==> trial 86 <==
==> flow/design.v <==
module    Prgm_Counter(clk, reset, PCsrc, address, PCreg);
input                 PCsrc, clk, reset;
input         [8 : 0] address;
output    reg [7 : 0] PCreg;
wire          [7 : 0] temp;
assign    temp = PCreg + 1;
always@(posedge clk, negedge reset)
begin
    if (reset == 0) begin
        PCreg = 0;
	end
    else begin
        if (PCsrc == 1)
            PCreg = temp + address;
        else
            PCreg = temp;
    end
end
endmodule
module ALU (ALUselect, ALUin1, ALUin2, ALUout);
    input		[3  : 0]	ALUselect;
    input		[15 : 0]	ALUin1, ALUin2;
    output	reg	[15 : 0]	ALUout;
    always@(*) 
    begin 
		if  (ALUselect == 0 || ALUselect == 5 || ALUselect == 7 || ALUselect == 8)
			ALUout = ALUin1 + ALUin2;
		else if (ALUselect == 1) 
			ALUout = ALUin1 << ALUin2;
		else if  (ALUselect == 2) 
			ALUout = ALUin1 >> ALUin2;
		else if (ALUselect == 3)
			ALUout = ALUin1 | ALUin2;
		else  if (ALUselect == 4)
			ALUout = ALUin1 & ALUin2;
		else if (ALUselect == 6)
			ALUout = ALUin2;
		else
			ALUout = 0;
    end
endmodule
module Control_Unit(clk, reset, inst_in, opCode, dst, src1, src2, shamt, iconst, jconst, regWrite, memWrite, PCsrc, memtoReg, ALUsrc);
input					clk, reset;
input		[15 : 0]	inst_in;
output		[3  : 0]	opCode;
output		[5  : 0]	iconst; 
output		[8  : 0]	jconst;
output		[2  : 0]	dst, src1, src2, shamt;
output	reg				regWrite, memWrite, PCsrc, memtoReg;  
output	reg	[1  : 0]	ALUsrc;  
assign	opCode	=	inst_in	[3  :  0];
assign	dst		=	inst_in	[6  :  4];
assign	src1	=	inst_in	[9  :  7];
assign	src2	=	inst_in	[12 : 10];
assign	shamt	=	inst_in	[15 : 13];
assign	iconst	=	inst_in	[15 : 10];
assign	jconst	=	inst_in	[12 :  4];
always@(*) begin
    if (reset == 0) begin
        regWrite	= 0;
        memWrite	= 0;
        PCsrc		= 0;
        memtoReg	= 0;
		ALUsrc		= 0;
    end  
    else begin  
        if (opCode < 4'b 1000)
            regWrite = 1'b 1;
        else
            regWrite = 1'b 0;
        if (opCode == 4'b 1000)
            memWrite = 1'b 1;
        else
            memWrite = 1'b 0;
        if (opCode == 4'b 1001)
            PCsrc = 1'b 1;
        else
            PCsrc = 1'b 0;
        if (opCode == 4'b 0111)
            memtoReg = 1'b 1;
        else
            memtoReg = 1'b 0;   
		if (opCode == 4'b 0101 || opCode == 4'b 0110 || opCode == 4'b 0111 || opCode == 4'b 1000)
			ALUsrc = 2'b 01;
		else if (opCode == 4'b 0001 || opCode == 4'b 0010)
			ALUsrc = 2'b 10;
		else
			ALUsrc = 2'b 00;
    end  
end
endmodule
module DataPath (clk, reset, ALUselect, dst, src1, src2, shamt, iconst, regWrite, memtoReg, memWrite, ALUsrc, reg0, reg1, reg2, reg3, reg4, reg5, reg6, reg7, dataMemValue0, dataMemValue1, dataMemValue2, dataMemValue3, dataMemValue4, dataMemValue5, dataMemValue6, dataMemValue7, ALUout, ALUin1, ALUin2, regDataIn);
output		[15 : 0]	reg0, reg1, reg2, reg3, reg4, reg5, reg6, reg7, dataMemValue0, dataMemValue1, dataMemValue2, dataMemValue3, dataMemValue4, dataMemValue5, dataMemValue6, dataMemValue7, ALUout, ALUin1;
output reg	[15 : 0]	ALUin2;
output reg	[15 : 0]	regDataIn;
input					clk, reset, regWrite, memtoReg, memWrite;
input		[1  : 0]	ALUsrc;
input		[2  : 0]	dst, src1, src2, shamt;
input  		[3  : 0]	ALUselect;
input		[5  : 0]	iconst;
reg			[127 : 0]	regFile;
reg			[511 : 0]	dataMem;
localparam	[511 : 0]	DMEM_RESET = {
	{19{16'd0}},
	16'b 0100, 16'b 0011, 16'b 0010, 16'b 0001, 16'b 0101,	 
	16'b 0101, 16'b 1100, 16'b 1000, 16'b 0011,				 
	16'b 0110, 16'b 0001, 16'b 0010, 16'b 0100				 
};
wire		[15 : 0]	nextData;
wire		[15 : 0]	memReadData;
wire		[15 : 0]	dstData;
wire					memInRange;
assign ALUin1	=	regFile[16*src1 +: 16];
assign dstData	=	regFile[16*dst +: 16];
ALU		DP1	(ALUselect, ALUin1, ALUin2, ALUout);
assign	  reg0 = regFile[  0 +: 16];
assign	  reg1 = regFile[ 16 +: 16];
assign    reg2 = regFile[ 32 +: 16];
assign    reg3 = regFile[ 48 +: 16];
assign    reg4 = regFile[ 64 +: 16];
assign    reg5 = regFile[ 80 +: 16];
assign    reg6 = regFile[ 96 +: 16];
assign    reg7 = regFile[112 +: 16];
assign	  dataMemValue0  = dataMem[  0 +: 16];
assign	  dataMemValue1  = dataMem[ 16 +: 16];
assign    dataMemValue2  = dataMem[ 32 +: 16];
assign    dataMemValue3  = dataMem[ 48 +: 16];
assign    dataMemValue4  = dataMem[ 64 +: 16];
assign    dataMemValue5  = dataMem[ 80 +: 16];
assign    dataMemValue6  = dataMem[ 96 +: 16];
assign    dataMemValue7  = dataMem[112 +: 16];
assign memInRange	=	(ALUout[15 : 5] == 11'd0);
assign memReadData	=	memInRange ? dataMem[16*ALUout[4 : 0] +: 16] : 16'd0;
assign nextData		=	(memtoReg == 1) ? memReadData : ALUout;
always@(posedge clk, negedge reset)
begin
	if (reset == 0) begin
		regFile	<=	128'd0;
		dataMem	<=	DMEM_RESET;
	end  
	else begin
		if (regWrite == 1)
			regFile[16*dst +: 16]			<=	nextData;
		if (memWrite == 1 && memInRange)
			dataMem[16*ALUout[4 : 0] +: 16]	<=	dstData;
	end  
end  
always@(posedge clk)
begin
	if (reset == 1)
		regDataIn	<=	nextData;
end
always@(*)
begin
	if (ALUsrc == 0)
		ALUin2	=	regFile[16*src2 +: 16];
	else if (ALUsrc == 1)
		ALUin2 = {10'd0, iconst};
	else if (ALUsrc == 2)
		ALUin2 = {13'd0, shamt};
	else
		ALUin2 = 16'd0;
end
endmodule
module	CPU(clk, reset, instr, pc, reg0, reg1, reg2, reg3, reg4, reg5, reg6, reg7, dataMemValue0, dataMemValue1, dataMemValue2, dataMemValue3, dataMemValue4, dataMemValue5, dataMemValue6, dataMemValue7, ALUout, ALUin1, ALUin2, regDataIn);
output	[15 : 0]	reg0, reg1, reg2, reg3, reg4, reg5, reg6, reg7, dataMemValue0, dataMemValue1, dataMemValue2, dataMemValue3, dataMemValue4, dataMemValue5, dataMemValue6, dataMemValue7, ALUout, ALUin1, ALUin2, regDataIn;
input				clk, reset;
input	[15 : 0]	instr;
output	[7  : 0]	pc;
wire	[7  : 0]	prgm_cntr;
wire 				PCsrc, regWrite, memWrite, memtoReg;
wire	[1  : 0]	ALUsrc;
wire 	[3  : 0]	opCode;
wire	[2	: 0]	dst, src1, src2, shamt;
wire	[5  : 0]	iconst;
wire	[8  : 0]	jconst;
assign pc		=	prgm_cntr;
Prgm_Counter	C1	(clk, reset, PCsrc, jconst, prgm_cntr);
Control_Unit	C2	(clk, reset, instr, opCode, dst, src1, src2, shamt, iconst, jconst, regWrite, memWrite, PCsrc, memtoReg, ALUsrc);
DataPath		C3	(clk, reset, opCode, dst, src1, src2, shamt, iconst, regWrite, memtoReg, memWrite, ALUsrc, reg0, reg1, reg2, reg3, reg4, reg5, reg6, reg7, dataMemValue0, dataMemValue1, dataMemValue2, dataMemValue3, dataMemValue4, dataMemValue5, dataMemValue6, dataMemValue7, ALUout, ALUin1, ALUin2, regDataIn);
endmodule
==> flow/run.sh <==
#!/bin/bash
# the make line also repeats each setting of config.mk as NAME=value (left out here)
make -C /OpenROAD-flow-scripts/flow DESIGN_CONFIG=/design/flow/config.mk WORK_HOME=/design/flow/orfs CLKGATE_MAP_FILE= finish
==> flow/config.mk <==
export PLATFORM = sky130hd
export DESIGN_NAME = CPU
export DESIGN_NICKNAME = CPU
export VERILOG_FILES = /design/flow/design.v
export SDC_FILE = /design/flow/constraint.sdc
export NUM_CORES = 4
export LEC_CHECK = 0
export CAP_MARGIN = 15
export CORE_ASPECT_RATIO = 0.9
export CORE_MARGIN = 2
export CORE_UTILIZATION = 58
export CTS_CLUSTER_DIAMETER = 327
export GPL_ROUTABILITY_DRIVEN = 1
export HOLD_SLACK_MARGIN = -0.03
export MAX_ROUTING_LAYER = met4
export PLACE_DENSITY = 0.53
export SETUP_SLACK_MARGIN = -0.25
export SLEW_MARGIN = 40
export TNS_END_PERCENT = 15
==> flow/constraint.sdc <==
create_clock -name core_clock -period 3.9 [get_ports {clk}]
set_input_delay 0.7800 -clock core_clock [delete_from_list [all_inputs] [get_ports {clk}]]
set_output_delay 0.7800 -clock core_clock [all_outputs]
set_load 0.01 [all_outputs]
==> trial 37: changes against trial 86 <==
==> flow/config.mk (replaced) <==
export PLATFORM = sky130hd
export DESIGN_NAME = CPU
export DESIGN_NICKNAME = CPU
export VERILOG_FILES = /design/flow/design.v
export SDC_FILE = /design/flow/constraint.sdc
export NUM_CORES = 4
export LEC_CHECK = 0
export ABC_AREA = 1
export CAP_MARGIN = 25
export CELL_PAD_IN_SITES_DETAIL_PLACEMENT = 1
export CORE_ASPECT_RATIO = 0.82
export CORE_MARGIN = 2
export CORE_UTILIZATION = 44
export CTS_CLUSTER_SIZE = 42
export GPL_ROUTABILITY_DRIVEN = 0
export MAX_ROUTING_LAYER = met4
export MIN_ROUTING_LAYER = met2
export PLACE_DENSITY = 0.76
export SETUP_SLACK_MARGIN = 0.2
export SLEW_MARGIN = 20
export TNS_END_PERCENT = 90
==> flow/constraint.sdc (replaced) <==
create_clock -name core_clock -period 9.2 [get_ports {clk}]
set_input_delay 1.8400 -clock core_clock [delete_from_list [all_inputs] [get_ports {clk}]]
set_output_delay 1.8400 -clock core_clock [all_outputs]
set_load 0.01 [all_outputs]
==> impl_metrics.env <==
# yosys + openroad results
export IMPL_die_h_um=281
export IMPL_firstError="[ERROR GRT-0116] Global routing finished with congestion. Check the congestion regions in the DRC Viewer."
export IMPL_ys_sh_adder_pct=1.49
export IMPL_stop_stage="global routing (5_1_grt)"
export IMPL_die_area_um2=96100
export IMPL_cts_setup_buffers=1
export IMPL_grt_remaining_overflow=3872
export IMPL_core_util_floorplan_pct=44.5
export IMPL_die_x_um=342
export IMPL_dpl_cell_count=7065
export IMPL_dp_slack_ns=-0.630
export IMPL_status="stopped before the end"
export IMPL_ys_seq_share_pct=40.6
export IMPL_placed_area_um2=44200
export IMPL_met2_usage_pct=88.3
export IMPL_post_cts_resized=12
export IMPL_grt_busiest_layer="met3"
export IMPL_use_met1_pct=0
export IMPL_synth_area_top_cells="dfrtp_1 38%, nand2_1 13%, nand3_1 11%, inv_1 8.0%, o21ai_0 4.2%"
export IMPL_top_logic_kind="simple AND/OR/NAND/NOR gates"
# the run above: trial 37

==> impl_metrics.env <==
# yosys + openroad results
export IMPL_firstError="[ERROR GRT-0232] Routing congestion too high. Check the congestion heatmap in the GUI."
export IMPL_status="stopped before the end"
export IMPL_stop_stage="global routing (5_1_grt)"
export IMPL_post_cts_resized=274
export IMPL_grt_busiest_layer="met2"
export IMPL_die_area_um2=68500
export IMPL_synth_area_top_cells="dfrtp_1 41%, mux2_2 8.5%, mux2_1 7.5%, nand2_1 5.8%, mux4_2 3.8%"
export IMPL_grt_remaining_overflow=113
export IMPL_die_x_um=276
export IMPL_placed_area_um2=48100
export IMPL_ys_sh_adder_pct=1.60
export IMPL_dpl_cell_count=5317
# the run above: trial 86

